Design FFT_TOB, start of the top module:
module FFT_TOB  # ( parameter   DEPTH_BUTTER_ONE    = 8    ,
                                DEPTH_BUTTER_TWO    = 4    ,
                                DEPTH_BUTTER_THREE  = 2    ,
                                DEPTH_BTTER_FOUR    = 1    ,  
                                WIDTH               = 16   ,
                                STAGES              = 6    ,
                                FIXED_POINT         = 11   )
( 
input     wire    signed      [WIDTH-1:0]     Input_re          ,
input     wire    signed      [WIDTH-1:0]     Input_Im          ,
input     wire                                cordic_Valid      ,
input     wire                                clk               ,
input     wire                                rst               ,
output    wire    signed      [WIDTH-1:0]     Output_FFT_Re     ,
output    wire    signed      [WIDTH-1:0]     Output_FFT_Im     ,
output    wire                                Data_Valid    
);
wire   [STAGES-1:0]   control_output        ;
wire                  multiplier_enable     ;
wire                  mux_selection         ;
wire     [WIDTH-1:0]  output_re_stage_one   ;
wire     [WIDTH-1:0]  output_im_stage_one   ;
wire     [WIDTH-1:0]  output_re_stage_two   ;
wire     [WIDTH-1:0]  output_im_stage_two   ;
wire     [WIDTH-1:0]  output_re_stage_three ;
wire     [WIDTH-1:0]  output_im_stage_three ;
wire     [WIDTH-1:0]  output_re_swap_one    ;
wire     [WIDTH-1:0]  output_im_swap_one    ;
wire     [WIDTH-1:0]  output_re_swap_two    ;
wire     [WIDTH-1:0]  output_im_swap_two    ;
wire     [WIDTH-1:0]  output_re_twiddle     ;
wire     [WIDTH-1:0]  output_im_twiddle     ;
wire     [WIDTH-1:0]  output_re_multiplier  ;
wire     [WIDTH-1:0]  output_im_multiplier  ;
wire     [WIDTH-1:0]  output_re_mux         ;
wire     [WIDTH-1:0]  output_im_mux         ;
Control_Unit #(.WIDTH(WIDTH),.STAGES(STAGES)) U1_Control
(
.clk                 (clk)                  ,   
.rst                 (rst)                  ,
.Cordic_Valid        (cordic_Valid)         ,
.Multiplier_Enable   (multiplier_enable)    ,
.FFT_Valid           (Data_Valid)           ,
.Control_Signal_Out  (control_output)
);
  ...
clock: 23.3 ns
lec_check: 0
abc_area: 1
cap_margin: 20
core_aspect_ratio: 1.05
core_margin: 2
core_utilization: 72
cts_cluster_diameter: 31
cts_cluster_size: 72
gpl_routability_driven: 1
hold_slack_margin: -0.08
max_routing_layer: met4
min_routing_layer: met1
place_density_lb_addon: 0.21
setup_slack_margin: -1.72
slew_margin: 25
tns_end_percent: 5
run.sh (not shown) runs the stock make flow with config.mk's settings and CLKGATE_MAP_FILE=.
The baseline died in 5_1_grt with GRT-0232.
Edit:
- ABC_AREA: 1 -> not set
- CORE_ASPECT_RATIO: 1.05 -> not set
- CORE_UTILIZATION: 72 -> 40
- CTS_CLUSTER_DIAMETER: 31 -> not set
- CTS_CLUSTER_SIZE: 72 -> not set
- GPL_ROUTABILITY_DRIVEN: 1 -> not set
- HOLD_SLACK_MARGIN: -0.08 -> not set
- MAX_ROUTING_LAYER: met4 -> not set
- MIN_ROUTING_LAYER: met1 -> not set
- PLACE_DENSITY_LB_ADDON: 0.21 -> not set
- SETUP_SLACK_MARGIN: -1.72 -> not set
- SLEW_MARGIN: 25 -> 20
- TNS_END_PERCENT: 5 -> not set
- clock period: 23.3 -> 18.9 ns (I/O delays scaled with it)
Effect: The changed run ran to the end with violations: negative setup slack. Synthesized area shrinks by 0.78%. Synthesized cell count came out lower by 15%. Die size climbs by 77%.

========
## pepper
FFT_TOB again, from the RTL that the note above started with.
Design FFT_TOB, start of the top module:
module FFT_TOB  # ( parameter   DEPTH_BUTTER_ONE    = 8    ,
                                DEPTH_BUTTER_TWO    = 4    ,
                                DEPTH_BUTTER_THREE  = 2    ,
                                DEPTH_BTTER_FOUR    = 1    ,  
                                WIDTH               = 16   ,
                                STAGES              = 6    ,
                                FIXED_POINT         = 11   )
( 
input     wire    signed      [WIDTH-1:0]     Input_re          ,
input     wire    signed      [WIDTH-1:0]     Input_Im          ,
input     wire                                cordic_Valid      ,
input     wire                                clk               ,
input     wire                                rst               ,
output    wire    signed      [WIDTH-1:0]     Output_FFT_Re     ,
output    wire    signed      [WIDTH-1:0]     Output_FFT_Im     ,
output    wire                                Data_Valid    
);
wire   [STAGES-1:0]   control_output        ;
wire                  multiplier_enable     ;
wire                  mux_selection         ;
wire     [WIDTH-1:0]  output_re_stage_one   ;
wire     [WIDTH-1:0]  output_im_stage_one   ;
wire     [WIDTH-1:0]  output_re_stage_two   ;
wire     [WIDTH-1:0]  output_im_stage_two   ;
wire     [WIDTH-1:0]  output_re_stage_three ;
wire     [WIDTH-1:0]  output_im_stage_three ;
wire     [WIDTH-1:0]  output_re_swap_one    ;
wire     [WIDTH-1:0]  output_im_swap_one    ;
wire     [WIDTH-1:0]  output_re_swap_two    ;
  ...
make LEC_CHECK=0 ABC_AREA=0 CAP_MARGIN=0 CORE_ASPECT_RATIO=1.05 CORE_MARGIN=2 CORE_UTILIZATION=72 CTS_CLUSTER_DIAMETER=27 CTS_CLUSTER_SIZE=72 GPL_ROUTABILITY_DRIVEN=1 HOLD_SLACK_MARGIN=0.28 MIN_ROUTING_LAYER=met1 PLACE_DENSITY_LB_ADDON=0.0 SETUP_SLACK_MARGIN=4.67 SLEW_MARGIN=25 TNS_END_PERCENT=30 finish   # period 15.8 ns
No final results exist for pepper, since it was stopped by error GRT-0116 during global routing (5_1_grt).
Input-level comparison between violet and pepper:
Settings: changing CTS_CLUSTER_DIAMETER from 27 to 31; changing HOLD_SLACK_MARGIN from 0.28 to -0.08; setting PLACE_DENSITY to 0.69 for the first time; removing PLACE_DENSITY_LB_ADDON (formerly 0.0); changing SETUP_SLACK_MARGIN from 4.67 to -2.0; changing CAP_MARGIN from 0 to 20; changing the clock period (ns, I/O delays scaled along) from 15.8 to 28.6.
==> comparison <==
violet finished all stages; layout check result: FAIL, due to setup timing. Diff violet..pepper | maximum count of clock buffers along a single path | unchanged. Comparing violet against pepper, there is no change at all in number of hold buffers added after cts. violet vs pepper: number of placed instances with taps included down in violet. Against pepper, violet comes in 108 lower on buffer count from post-CTS setup fixing.
Modified inputs, yarrow compared to violet
Settings: MIN_ROUTING_LAYER: met1 -> unset; SETUP_SLACK_MARGIN: -2.0 -> unset; GPL_ROUTABILITY_DRIVEN: 1 -> unset; CTS_CLUSTER_DIAMETER: 31 -> unset; CTS_CLUSTER_SIZE: 72 -> unset; PLACE_DENSITY: 0.69 -> unset; CORE_UTILIZATION: 72 -> 64; CORE_ASPECT_RATIO: 1.05 -> unset; HOLD_SLACK_MARGIN: -0.08 -> unset; ABC_AREA: 0 -> unset; TNS_END_PERCENT: 30 -> unset; SLEW_MARGIN: 25 -> 20; the clock period (ns, I/O delays scaled along): 28.6 -> 40.4.
==> comparison <==
- yarrow: no failed stages, no open violations at the end
- Changes observed in yarrow relative to violet: sequential portion of the cell area rose 1.1 points; area added between synthesis and finish decreased 5.8 points; final worst slack went up; post-layout instance area lost 3100 um2.
- violet → yarrow: die size increased 12%, utilization decreased 13 points, final worst-path cycle share decreased 16 points.
- As of yarrow, clock tree buffer count of the final layout had fallen by more than a quarter compared to violet.
[inputs] nickel vs yarrow
Settings: swapping 64 for 60 in CORE_UTILIZATION; putting SETUP_SLACK_MARGIN at 4.56 where nothing was set; swapping 40.4 for 16.0 in the clock period (ns, I/O delays scaled along).
Notes after the runs:
- nickel: flow complete, layout not clean; failing: setup timing
- Looking at yarrow and nickel, the total number of sequential cells is a wash.
- Compared with yarrow, in nickel fraction of the cycle the final worst path needs rose by 51 points; met2 track demand over resource in global routing rose by 5.9 points; reg2reg setup slack fell by 22.71 ns; sequential share of layout area fell by 4.2 points; setup slack after layout fell by 11.18 ns.

========
## exp/tundra
FFT_TOB again, from the RTL that the note above started with.
Settings: LEC_CHECK=0, ABC_AREA=1, CAP_MARGIN=20, CELL_PAD_IN_SITES_DETAIL_PLACEMENT=1, CORE_ASPECT_RATIO=1.44, CORE_MARGIN=8, CORE_UTILIZATION=67, GPL_TIMING_DRIVEN=0, MIN_ROUTING_LAYER=met2, SETUP_SLACK_MARGIN=-1.3, SLEW_MARGIN=30; clock period 31.6 ns.
Flow for exp/tundra halted at 3_5_place_dp, error code DPL-0033.
Inputs modified between exp/tundra and exp/juniper:
==> flow/config.mk <==
export PLATFORM = sky130hd
export DESIGN_NAME = FFT_TOB
export DESIGN_NICKNAME = FFT_TOB
export VERILOG_FILES = /design/flow/design.v
export SDC_FILE = /design/flow/constraint.sdc
export NUM_CORES = 4
export LEC_CHECK = 0
export CAP_MARGIN = 20
export CORE_MARGIN = 2
export CORE_UTILIZATION = 72
export CTS_CLUSTER_DIAMETER = 339
export CTS_CLUSTER_SIZE = 100
export SLEW_MARGIN = 20
==> flow/constraint.sdc <==
create_clock -name core_clock -period 15.1 [get_ports {clk}]
set_input_delay 3.0200 -clock core_clock [delete_from_list [all_inputs] [get_ports {clk}]]
set_output_delay 3.0200 -clock core_clock [all_outputs]
set_load 0.01 [all_outputs]
Results
The log for exp/juniper ends in 5_1_grt with error GRT-0232, so the run never completed. The synthesized area per cell of exp/juniper is higher than that of exp/tundra. Taking exp/tundra as the reference point, the synthesized net count of exp/juniper falls by about 13%. On synthesized instance count: between exp/tundra and exp/juniper, it ends up lower for exp/juniper. Chip footprint: exp/tundra and exp/juniper compared, higher one is exp/tundra. Changes observed in exp/juniper relative to exp/tundra: post-synthesis cell area decreased by 0.78% relative to the old numbers, weighted congestion reported at the end of routability-driven placement down 0.13, portion of netlist area occupied by mux cells went up by 1.9 points.

========
FFT_TOB again, from the RTL that the note above started with.
==> flow/config.mk <==
export PLATFORM = sky130hd
export DESIGN_NAME = FFT_TOB
export DESIGN_NICKNAME = FFT_TOB
export VERILOG_FILES = /design/flow/design.v
export SDC_FILE = /design/flow/constraint.sdc
export NUM_CORES = 4
export LEC_CHECK = 0
export ABC_AREA = 0
export CAP_MARGIN = 20
export CORE_ASPECT_RATIO = 1.05
export CORE_MARGIN = 2
export CORE_UTILIZATION = 72
export CTS_CLUSTER_DIAMETER = 27
export CTS_CLUSTER_SIZE = 72
export GPL_ROUTABILITY_DRIVEN = 1
export HOLD_SLACK_MARGIN = 0.28
export MAX_ROUTING_LAYER = met4
export MIN_ROUTING_LAYER = met1
export PLACE_DENSITY_LB_ADDON = 0.0
export SETUP_SLACK_MARGIN = 4.67
export SLEW_MARGIN = 25
export TNS_END_PERCENT = 80
==> flow/constraint.sdc <==
create_clock -name core_clock -period 15.8 [get_ports {clk}]
set_input_delay 3.1600 -clock core_clock [delete_from_list [all_inputs] [get_ports {clk}]]
set_output_delay 3.1600 -clock core_clock [all_outputs]
set_load 0.01 [all_outputs]
The first run ended with an error in 4_1_cts.
Then changed:
==> flow/config.mk (replaced) <==
export PLATFORM = sky130hd
export DESIGN_NAME = FFT_TOB
export DESIGN_NICKNAME = FFT_TOB
export VERILOG_FILES = /design/flow/design.v
export SDC_FILE = /design/flow/constraint.sdc
export NUM_CORES = 4
export LEC_CHECK = 0
export CAP_MARGIN = 20
export CORE_MARGIN = 2
export CORE_UTILIZATION = 66
export SLEW_MARGIN = 20
==> flow/constraint.sdc (replaced) <==
create_clock -name core_clock -period 22.2 [get_ports {clk}]
set_input_delay 4.4400 -clock core_clock [delete_from_list [all_inputs] [get_ports {clk}]]
set_output_delay 4.4400 -clock core_clock [all_outputs]
set_load 0.01 [all_outputs]
After rerunning:
- The new run produced a layout that fails on negative setup slack
- area after synthesis stays the same
- die area grows by a little under a tenth
- synthesized cell count does not change
Then changed:
--- a/flow/config.mk
+++ b/flow/config.mk
@@ -7,5 +7,9 @@
 export LEC_CHECK = 0
+export ABC_AREA = 1
 export CAP_MARGIN = 20
 export CORE_MARGIN = 2
-export CORE_UTILIZATION = 66
+export CORE_UTILIZATION = 72
+export CTS_CLUSTER_DIAMETER = 255
+export HOLD_SLACK_MARGIN = 0.3
+export SETUP_SLACK_MARGIN = -1.97
 export SLEW_MARGIN = 20
==> flow/constraint.sdc (replaced) <==
create_clock -name core_clock -period 19.9 [get_ports {clk}]
set_input_delay 3.9800 -clock core_clock [delete_from_list [all_inputs] [get_ports {clk}]]
set_output_delay 3.9800 -clock core_clock [all_outputs]
set_load 0.01 [all_outputs]
What happened: This time the run aborted during 5_1_grt, error GRT-0232; synthesized area increases by 0.78%; die size drops by about 7.5%; synthesized cell count grows by 17%.
Then changed:
==> flow/config.mk (replaced) <==
export PLATFORM = sky130hd
export DESIGN_NAME = FFT_TOB
export DESIGN_NICKNAME = FFT_TOB
export VERILOG_FILES = /design/flow/design.v
export SDC_FILE = /design/flow/constraint.sdc
export NUM_CORES = 4
export LEC_CHECK = 0
export CAP_MARGIN = 20
export CELL_PAD_IN_SITES_GLOBAL_PLACEMENT = 2
export CORE_MARGIN = 2
export CORE_UTILIZATION = 40
export SLEW_MARGIN = 20
export TNS_END_PERCENT = 55
==> flow/constraint.sdc (replaced) <==
create_clock -name core_clock -period 27.0 [get_ports {clk}]
set_input_delay 5.4000 -clock core_clock [delete_from_list [all_inputs] [get_ports {clk}]]
set_output_delay 5.4000 -clock core_clock [all_outputs]
set_load 0.01 [all_outputs]
The changed run produced a clean layout.
Synthesized area decreases by 0.78%.
Die size increases by 77%.
Synthesized cell count decreases by 15%.
Then changed:
--- a/flow/config.mk
+++ b/flow/config.mk
@@ -8,6 +8,5 @@
 export CAP_MARGIN = 20
-export CELL_PAD_IN_SITES_GLOBAL_PLACEMENT = 2
 export CORE_MARGIN = 2
-export CORE_UTILIZATION = 40
+export CORE_UTILIZATION = 50
+export SETUP_SLACK_MARGIN = 3.42
 export SLEW_MARGIN = 20
-export TNS_END_PERCENT = 55
==> flow/constraint.sdc (replaced) <==
create_clock -name core_clock -period 12.7 [get_ports {clk}]
set_input_delay 2.5400 -clock core_clock [delete_from_list [all_inputs] [get_ports {clk}]]
set_output_delay 2.5400 -clock core_clock [all_outputs]
set_load 0.01 [all_outputs]
After rerunning:
- The new run produced a layout that fails on negative setup slack
- synthesized area stays the same
- final area climbs by a little under a tenth
- sequential share of layout area drops by 1.4 points
- sequential cell count is unchanged
- critical path depth drops by 1
- count of clock-buffer cells in the layout climbs by 7
- via count climbs by a little under a tenth
- wire length drops by a few percent
